// sys_ref_core
module sys_ref_core #(parameter DATA_WIDTH = 8, ADDR_WIDTH = 4)
(
 input   wire                      CLK,
 input   wire                      RST,             
 input   wire  [DATA_WIDTH-1:0]    UART_RX_DATA,
 input   wire                      UART_RX_Valid,
 input   wire                      FIFO_FULL,
 output  wire  [DATA_WIDTH-1:0]    FIFO_WR_DATA,
 output  wire                      FIFO_WR_INC,
 output  wire  [DATA_WIDTH-1:0]    UART_Config,
 output  wire  [DATA_WIDTH-1:0]    Div_Ratio,
 output  wire                      CLKDIV_EN
);
For scale: roughly 2,300 cells after synthesis, ~17,000 µm² of cells after synthesis.
clock: 16.8 ns
lec_check: 0
abc_area: 1
cap_margin: 20
cell_pad_in_sites_global_placement: 0
core_margin: 2
core_utilization: 72
cts_cluster_diameter: 242
cts_cluster_size: 63
hold_slack_margin: 0.29
max_routing_layer: met5
min_routing_layer: met1
place_density_lb_addon: 0.17
setup_slack_margin: 5.0
slew_margin: 20
run.sh (not shown) runs the stock make flow with config.mk's settings and CLKGATE_MAP_FILE=.
The baseline did not get past clock tree synthesis on DPL-0033.
Edit:
ABC_AREA = not set   (was 1)
CELL_PAD_IN_SITES_GLOBAL_PLACEMENT = not set   (was 0)
CORE_UTILIZATION = 58   (was 72)
CTS_CLUSTER_DIAMETER = not set   (was 242)
CTS_CLUSTER_SIZE = not set   (was 63)
HOLD_SLACK_MARGIN = not set   (was 0.29)
MAX_ROUTING_LAYER = not set   (was met5)
MIN_ROUTING_LAYER = not set   (was met1)
PLACE_DENSITY = 0.6   (was not set)
PLACE_DENSITY_LB_ADDON = not set   (was 0.17)
SETUP_SLACK_MARGIN = not set   (was 5.0)
clock period = 15.5 ns   (was 16.8 ns; I/O delays follow)
After rerunning:
- The changed run produced a layout that fails on setup timing
- synthesized area goes up by 0.62%
- synthesized cell count came out lower by 21%
- die size came out higher by 24%
Edit:
CORE_UTILIZATION = 40   (was 58)
clock period = 28.4 ns   (was 15.5 ns; I/O delays follow)
What happened:
- Now the flow completed without violations
- critical path depth rose by 4
- design area came out lower by 14%
- first-iteration DRC count is higher by 18%
Edit:
CORE_UTILIZATION = 72   (was 40)
CTS_CLUSTER_DIAMETER = 132   (was not set)
clock period = 20.8 ns   (was 28.4 ns; I/O delays follow)
This time the run never finished: it broke off in global routing, error GRT-0116.
Synthesized cell count stays the same.
Area after synthesis stays the same.
Die area drops by 44%.

## v20
sys_ref_core again, from the RTL that the note above started with.
export LEC_CHECK = 0
export ABC_AREA = 0
export CAP_MARGIN = 5
export CELL_PAD_IN_SITES_GLOBAL_PLACEMENT = 1
export CORE_MARGIN = 8
export CORE_UTILIZATION = 22
export CTS_CLUSTER_DIAMETER = 279
export CTS_CLUSTER_SIZE = 45
export GPL_ROUTABILITY_DRIVEN = 0
export HOLD_SLACK_MARGIN = 0.29
export MAX_ROUTING_LAYER = met4
export MIN_ROUTING_LAYER = met2
export PLACE_DENSITY = 0.35
export SETUP_SLACK_MARGIN = -1.91
export SLEW_MARGIN = 20
export TNS_END_PERCENT = 75
create_clock -name core_clock -period 22.9 [get_ports {CLK}]
v20 -> stages 100% | layout checks FAIL | setup timing
Relative to v20, the following input files were edited for v54:
Settings: setting CORE_ASPECT_RATIO to 1.66 for the first time; setting CELL_PAD_IN_SITES_DETAIL_PLACEMENT to 2 for the first time; changing CTS_CLUSTER_SIZE from 45 to 40; changing HOLD_SLACK_MARGIN from 0.29 to 0.1.
Results
Status v54: flow complete, layout not clean - setup timing
Compared with v20, v54 shows met2 usage in global routing higher by 11 points.
Looking at clock network latency to the later pin of the worst-skew pair, v54 sits 0.02 ns higher than v20 does.
Summary of v54 over v20: first-pass GRT wire length up 14%; placement row count shows an increase of 30%.
v54 has global-route usage above what v20 had.
Max-slew headroom at the worst pin (higher): v20
Summary — routed wire length, v54 relative to v20: higher, by 12,000 um.
A peak-usage layer in the global routing report of met2 is what v54 shows, while met3 belongs to v20.
There was hardly any difference in total power between v20 and v54.
v54 vs. v20: sequential power went up by about 1%.
Edits applied to the flow inputs when going from v54 to v44:
Settings: MIN_ROUTING_LAYER removed (was met2); CTS_CLUSTER_SIZE removed (was 40); CTS_CLUSTER_DIAMETER removed (was 279); HOLD_SLACK_MARGIN removed (was 0.1); TNS_END_PERCENT removed (was 75); CAP_MARGIN changed from 5 to 20; CELL_PAD_IN_SITES_DETAIL_PLACEMENT removed (was 2); PLACE_DENSITY removed (was 0.35); MAX_ROUTING_LAYER removed (was met4); CORE_ASPECT_RATIO removed (was 1.66); ABC_AREA removed (was 0); SETUP_SLACK_MARGIN removed (was -1.91); GPL_ROUTABILITY_DRIVEN removed (was 0); CORE_MARGIN changed from 8 to 2; CORE_UTILIZATION changed from 22 to 63; CELL_PAD_IN_SITES_GLOBAL_PLACEMENT removed (was 1); the clock period (ns, I/O delays scaled along) changed from 22.9 to 15.8.
Results
- From the logs: v44 reached the end of the flow and failed the layout checks with setup timing.
- Lower post-route clock period utilization goes to v54 over v44.
- Across both runs, wire length was lower for v44 than for v54.
- Compared with v54, in v44 number of vias in the routed layout went down, via count of the first global-routing pass went down, growth of design area from synthesis to finish went up, logic area went up, total chip power went up.
- Worst hold margin in v44 vs v54: up 0.015 ns
- For core area, dividing the value from v54 by the value from v44 gives 2.9.
Here is what was changed in the inputs of v34 compared with v44.
Settings: an added PLACE_DENSITY of 0.6; a change of CORE_UTILIZATION from 63 to 40; a change of the clock period (ns, I/O delays scaled along) from 15.8 to 30.0.
--- outcome ---
The sole clean run among v44 and v34 is v34.
In v44 the implementation ran to completion but is not tape-out ready, as the final checks report setup timing.
Higher overall routing resource usage was reported by v44, not v34.
Smallest setup slack after layout: v34 vs v44 up 12.47 ns
From v44 to v34, combined area of all synthesized cells did not move at all.
Against v44, v34 reports a number of global-route vias before repair that is lower.
When the final numbers for v44 and v34 were put side by side, the critical path depth turned out to be greater in v44.
v34 vs. v44: share of the cycle needed by the critical path after routing went down by 73 points.
Relative to v44, post-layout utilization of the core decreased by 43 points in v34.
Changes observed in v34 relative to v44: number of buffers other than clock buffers in the final layout has decreased, detailed placer's ending HPWL has decreased.
Looking at power drawn by the sequential cells, v34 sits about 50% below v44.
For the stage delay of the slowest cell on the critical path, v34 came in 0.46 ns lower than v44 did.
diff inputs: v34 => v28
Settings: CTS_CLUSTER_DIAMETER newly set to 332; CORE_UTILIZATION changed from 40 to 56; CTS_CLUSTER_SIZE newly set to 93.
### Flow results
| first-pass GRT wire length | v28 vs v34 | 1.6% lower |
Sort v28 and v34 by final non-filler cell area, ascending, and v28 comes first.
Clock network contribution to total cell area of v34 is on par with v28.
v28 falls short of v34 in total power.
Reported for v28 and v34, synthesis area per yosys turned out identical to the last digit.
Re worst vdd rail ir drop: v28 and v34 aren't equal, and the lower value belongs to v28.
Power figures rest on the tool's default switching activity, not on a simulated workload.
